Setup of v21:
==> flow/design.v (excerpt) <==
module USER_PRJ1 #( parameter pADDR_WIDTH   = 12,
                   parameter pDATA_WIDTH   = 32
                 )
(
  output wire                        awready,
  output wire                        arready,
  output wire                        wready,
  output wire                        rvalid,
  output wire  [(pDATA_WIDTH-1) : 0] rdata,
  input  wire                        awvalid,
  input  wire                [11: 0] awaddr,
  input  wire                        arvalid,
  input  wire                [11: 0] araddr,
  input  wire                        wvalid,
  input  wire  [(pDATA_WIDTH-1) : 0] wdata,
  input  wire                        rready,
  input  wire                        ss_tvalid,
  input  wire  [(pDATA_WIDTH-1) : 0] ss_tdata,
  input  wire                        sm_tready,
  output wire                        ss_tready,
  output wire                        sm_tvalid,
  output wire  [(pDATA_WIDTH-1) : 0] sm_tdata,
  input  wire                        axi_clk,
  input  wire                        axi_reset_n
);
Settings: LEC_CHECK=0, ABC_AREA=1, CAP_MARGIN=20, CELL_PAD_IN_SITES_DETAIL_PLACEMENT=1, CELL_PAD_IN_SITES_GLOBAL_PLACEMENT=0, CORE_MARGIN=3, CORE_UTILIZATION=72, MAX_ROUTING_LAYER=met4, PLACE_DENSITY_LB_ADDON=0.05, SLEW_MARGIN=0; clock period 8.76 ns.
run.sh (not shown) runs the stock make flow with config.mk's settings and CLKGATE_MAP_FILE=.
v21 did not run to completion, as it errored out during detailed placement (3_5_place_dp).
For v26, these inputs were changed with respect to v21:
Settings: putting SETUP_SLACK_MARGIN at 1.14 where nothing was set; clearing MAX_ROUTING_LAYER, which used to be met4; clearing ABC_AREA, which used to be 1; clearing PLACE_DENSITY_LB_ADDON, which used to be 0.05; clearing CELL_PAD_IN_SITES_GLOBAL_PLACEMENT, which used to be 0; swapping 0 for 20 in SLEW_MARGIN; putting PLACE_DENSITY at 0.65 where nothing was set; clearing CELL_PAD_IN_SITES_DETAIL_PLACEMENT, which used to be 1; swapping 3 for 2 in CORE_MARGIN; swapping 8.76 for 6.44 in the clock period (ns, I/O delays scaled along).
Findings:
Final checks on v26, whose flow otherwise completed, came back failing, citing setup timing.
Re area fraction in xor and xnor cells: v26 is 1.1 points up on v21.
In v26 relative to v21, chip area had gone down by a few percent.
Diff v26..v21 | async set or reset register ratio after synthesis | negligible
Compare v26 and v21 | simple-gate portion of the synthesized area higher: v21
v26 against v21: number of top-level design ports roughly the same; area fraction in compound gates after synthesis now larger; number of standard cells after synthesis lost 1528; row count shrank by 2.
Relative to v26, the following input files were edited for v49:
Settings: a deleted PLACE_DENSITY that had been 0.65; a change of CORE_UTILIZATION from 72 to 31; a deleted SETUP_SLACK_MARGIN that had been 1.14; a change of the clock period (ns, I/O delays scaled along) from 6.44 to 8.59.
--- outcome ---
- Summary of v26 and v49: one run falls short of a clean finish, namely v26.
- v49 ends up with a post-route fraction of the period consumed by the critical path that is 14 points lower than in v26.
- Compared with v26, v49 instantiates a larger number of standard cells.
- Taking v26 as the reference point, the logic share of the area of v49 falls by 0.70 points.
- v49: post-placement setup slack is 1.37 ns higher than what v26 reported.
- Relative to v26, final-layout worst hold slack has gone down in v49.
- What v49 reported for die span in y has to be multiplied by 0.66 to get the figure for v26.
- [compare] base=v26 new=v49: design area went down by about 3%, data arrival time at the worst-slack endpoint went up by 1.13 ns, die outline width went up by 52%.
- Number of nets in the finished design | v49 below v26
The inputs of v28 differ from those of v49 as listed below.
Settings: a change of CORE_UTILIZATION from 31 to 40.
## What came out
Delta (v28 minus v49): top achievable clock speed rose by about 1.4%; total count of max-transition violations in the final report did not really move.
Between v49 and v28, HPWL after detailed placement decreased.
Of v28 and v49, v28 shows the higher actual transition at the worst max-transition pin, with v49 below it.
Against v49, die area in v28 fell by more than 10%.
Final-layout worst hold slack: v49 vs v28, no meaningful difference
Compared with v49, v28 ends up with a smaller final cell area.
v28 vs v49 on utilization: v28 is the higher one.
When the final numbers for v28 and v49 were put side by side, the proportion of cell area occupied by multi-input gates turned out to be greater in v28.
Summary: with v49 as the reference, wire length in v28 moved down slightly.
Here is what was changed in the inputs of v18 compared with v28.
Settings: the clock period (ns, I/O delays scaled along) now 9.0, was 8.59.
Results
Highest metal layer used by the detailed router: met5 -> v28, met4 -> v18. Any difference in final design utilization between v18 and v28 is small enough to ignore. Measured against each other, v28 and v18 differ in stage delay of the slowest cell on the critical path, the lower figure coming from v28. The worst setup path startpoint comes out tap_ram.rdo[2]$_DFF_P_ in one run and data_ram.rdo[9]$_DFF_P_ in the other, namely in v18 and v28 respectively. Reported for v28 and v18, post-synthesis cell count turned out identical to the last digit. The run showing the smaller non-clock buffer count is v18.

build 90:
USER_PRJ1 again, from the RTL that the note above started with.
make LEC_CHECK=0 CAP_MARGIN=5 CORE_ASPECT_RATIO=0.88 CORE_MARGIN=2 CORE_UTILIZATION=72 CTS_CLUSTER_SIZE=41 MAX_ROUTING_LAYER=met4 PLACE_DENSITY=0.66 SETUP_SLACK_MARGIN=1.07 SLEW_MARGIN=20 finish   # period 5.99 ns
Build 90 -> stages 100% | layout checks FAIL | negative setup slack
--- input diff build 90..build 43 ---
- CAP_MARGIN: 5 -> 20
- SETUP_SLACK_MARGIN: 1.07 -> unset
- CTS_CLUSTER_SIZE: 41 -> unset
- CORE_ASPECT_RATIO: 0.88 -> unset
- MAX_ROUTING_LAYER: met4 -> unset
- PLACE_DENSITY: 0.66 -> unset
- the clock period (ns, I/O delays scaled along): 5.99 -> 6.84
[flow] build 43 | stages: complete | final checks: fail | reason: negative setup slack. Met1 demand-to-capacity share in global routing: build 43 and build 90 compared, lower one is build 43. Summary: with build 90 as the reference, design area in build 43 moved down slightly. Build 43 vs build 90, number of diodes added for antenna fixing went down by 6. [build 43 vs build 90] non-filler instance count after layout: lower in build 43. Note that the first-pass GRT wire length recorded for build 90 amounts to 1.10 times the value seen in build 43. Worst slew margin relative to its limit was higher in build 43 than in build 90. Comparing build 43 and build 90, the higher upper clock frequency limit was measured on build 90.
> inputs changed (build 43 -> build 37)
- setting SETUP_SLACK_MARGIN to 1.69 for the first time
- changing CORE_UTILIZATION from 72 to 56
- changing the clock period (ns, I/O delays scaled along) from 6.84 to 6.36
[summary]
Build 37: all stages done; final checks FAILED (negative setup slack).
Of the two values seen for worst setup path startpoint, data_ram.rdo[10]$_DFF_P_ was produced by build 43 and tap_ram.rdo[4]$_DFF_P_ by build 37.
Cell count: build 37 higher than build 43
From build 43 to build 37 the numbers moved as follows: time the final worst path needs with I/O delays and setup fell 0.033 ns; global-route wire length before repair about even.
Multi-input logic portion of the cell area for build 37: 0.73 points down relative to build 43
Summary of build 37 over build 43: full die area picked up an extra about 28%, largest clock skew in the final design picked up an extra 0.0095 ns, total number of vias lost 3.5%.
What build 78 does differently from build 37 at the input level:
- changing SETUP_SLACK_MARGIN from 1.69 to -0.16
- changing CORE_UTILIZATION from 56 to 72
- setting CTS_CLUSTER_SIZE to 42 for the first time
- setting PLACE_DENSITY to 0.67 for the first time
- changing the clock period (ns, I/O delays scaled along) from 6.36 to 6.4
Notes after the runs:
Although build 78 finished all stages, its layout failed final checks on negative setup slack.
Between build 78 and build 37, the final hold slack is lower for build 78.
Summary of build 78 over build 37: instance count after placement with tap cells included saw a decrease, final setup TNS rose 1.91 ns, final critical-path required period up 0.029 ns, post-placement cell area decreased by 1.4% relative to the old numbers, number of non-filler instances in the completed layout has decreased.
Build 78 against build 37; routed wire length is up by a few percent.
--- input diff build 78..build 51 ---
- SETUP_SLACK_MARGIN: -0.16 -> unset
- CTS_CLUSTER_SIZE: 42 -> unset
- TNS_END_PERCENT: unset -> 5
- PLACE_DENSITY: 0.67 -> 0.4
- ABC_AREA: unset -> 1
- the clock period (ns, I/O delays scaled along): 6.4 -> 4.77
[summary]
- Status build 51: flow complete, layout not clean - negative setup slack
- | area fraction in xor and xnor cells | build 51 vs build 78 | 1.1 points lower |
- Post-detailed-route via-to-cell ratio (higher): build 78
- Final critical-path required period is lower on build 51

== job 8361 ==
Starting RTL as in the previous note.
==> flow/design.v (excerpt) <==
module USER_PRJ1 #( parameter pADDR_WIDTH   = 12,
                   parameter pDATA_WIDTH   = 32
                 )
(
  output wire                        awready,
  output wire                        arready,
  output wire                        wready,
  output wire                        rvalid,
  output wire  [(pDATA_WIDTH-1) : 0] rdata,
  input  wire                        awvalid,
  input  wire                [11: 0] awaddr,
  input  wire                        arvalid,
  input  wire                [11: 0] araddr,
  input  wire                        wvalid,
  input  wire  [(pDATA_WIDTH-1) : 0] wdata,
  input  wire                        rready,
  input  wire                        ss_tvalid,
  input  wire  [(pDATA_WIDTH-1) : 0] ss_tdata,
  input  wire                        sm_tready,
  output wire                        ss_tready,
  output wire                        sm_tvalid,
  output wire  [(pDATA_WIDTH-1) : 0] sm_tdata,
  input  wire                        axi_clk,
  input  wire                        axi_reset_n
);
wire [3:0]  tap_WE;
wire        tap_EN;
wire [11:0] tap_A;
wire [31:0] tap_Di, tap_Do;
bram11 tap_ram(
    .clk(axi_clk),
    .we(|tap_WE),
    .re(tap_EN),
    .waddr(tap_A),
    .raddr(tap_A),
    .wdi(tap_Di),
    .rdo(tap_Do)
);
wire [3:0]  data_WE;
wire        data_EN;
wire [11:0] data_A;
wire [31:0] data_Di, data_Do;
bram11 data_ram(
    .clk(axi_clk),
    .we(|data_WE),
    .re(data_EN),
    .waddr(data_A),
    .raddr(data_A),
    .wdi(data_Di),
    .rdo(data_Do)
);
fir inst_fir(
    .awready(awready),
    .wready(wready),
    .awvalid(awvalid),
    .awaddr(awaddr),
    .wvalid(wvalid),
    .wdata(wdata),
    .arready(arready),
  ...
clock: 6.28 ns
lec_check: 0
abc_area: 1
cap_margin: 5
cell_pad_in_sites_detail_placement: 1
cell_pad_in_sites_global_placement: 0
core_margin: 9
core_utilization: 30
cts_cluster_diameter: 82
cts_cluster_size: 20
gpl_routability_driven: 0
gpl_timing_driven: 0
max_routing_layer: met5
min_routing_layer: met2
place_density_lb_addon: 0.15
setup_slack_margin: -0.38
slew_margin: 15
tns_end_percent: 10
Job 8361 finished every stage; the final checks, however, were not passed, the failures being setup timing.
For job 4040, these inputs were changed with respect to job 8361:
- a change of SLEW_MARGIN from 15 to 20
- a deleted PLACE_DENSITY_LB_ADDON that had been 0.15
- a deleted CTS_CLUSTER_SIZE that had been 20
- a deleted GPL_TIMING_DRIVEN that had been 0
- a deleted ABC_AREA that had been 1
- an added PLACE_DENSITY of 0.4
- a change of CORE_MARGIN from 9 to 2
- a change of CORE_UTILIZATION from 30 to 72
- a deleted CELL_PAD_IN_SITES_DETAIL_PLACEMENT that had been 1
- a deleted MIN_ROUTING_LAYER that had been met2
- a deleted TNS_END_PERCENT that had been 10
- a deleted CELL_PAD_IN_SITES_GLOBAL_PLACEMENT that had been 0
- a deleted CTS_CLUSTER_DIAMETER that had been 82
- a change of CAP_MARGIN from 5 to 20
- a deleted MAX_ROUTING_LAYER that had been met5
- a deleted SETUP_SLACK_MARGIN that had been -0.38
- a deleted GPL_ROUTABILITY_DRIVEN that had been 0
- a change of the clock period (ns, I/O delays scaled along) from 6.28 to 5.61
## What came out
[flow] job 4040 | stages: complete | final checks: fail | reason: setup timing. Against job 8361, synthesized cell count in job 4040 fell by more than a quarter. Job 4040 vs job 8361: inverter tally of the final layout excluding the clock network down by more than a quarter. The run showing the greater clock skew is job 4040. Setup slack of the critical path after layout ends up lower on job 4040. Wire length on met2, job 4040 and job 8361, higher one = job 8361. [job 4040 vs job 8361] number of unique standard cell types used by synthesis: higher in job 4040. [job 4040] post-layout instance area fell 5.9% relative to job 8361.
[inputs] job 6589 vs job 4040
- ABC_AREA: unset -> 0
- PLACE_DENSITY: 0.4 -> 0.36
- CTS_CLUSTER_SIZE: unset -> 44
- the clock period (ns, I/O delays scaled along): 5.61 -> 4.86
Findings:
Job 6589: count of fill cells added during filler insertion 1.1% above job 4040. Per the comparison of job 6589 with job 4040, final critical-path required period grew by 0.017 ns, total track usage grew by 0.33 points. [job 6589] flow finished | final checks: failed | reasons: setup timing. Setup clock skew after layout essentially unchanged between job 4040 and job 6589. Looking at required time at the endpoint of the critical path, job 6589 sits 0.75 ns lower than job 4040 does.
## Diff of input files: job 2807 against job 6589
- putting PLACE_DENSITY_LB_ADDON at 0.2 where nothing was set
- clearing PLACE_DENSITY, which used to be 0.36
- swapping 0 for 1 in ABC_AREA
Findings:
- In job 2807, yosys cell count is higher than in job 6589.
- Although it ran to completion, job 2807 produced a layout that fails the final checks because of setup timing.
- Going from job 6589 to job 2807, the final worst-path cycle share was found to have gone down by 11 points.
- Between job 6589 and job 2807, setup slack is higher for job 2807, job 6589 comes in under that.
- STATUS worst hold slack: job 2807 wins against job 6589
- Number of global-route vias before repair was higher in the run labelled job 2807.
- The final-layout clock buffer total number comes out higher for job 2807 vs job 6589.
- Global-route usage: job 2807 > job 6589
- Delta (job 2807 minus job 6589): routed wire length increased about 15%, clock latency on the worst-skew pair decreased 0.02 ns.
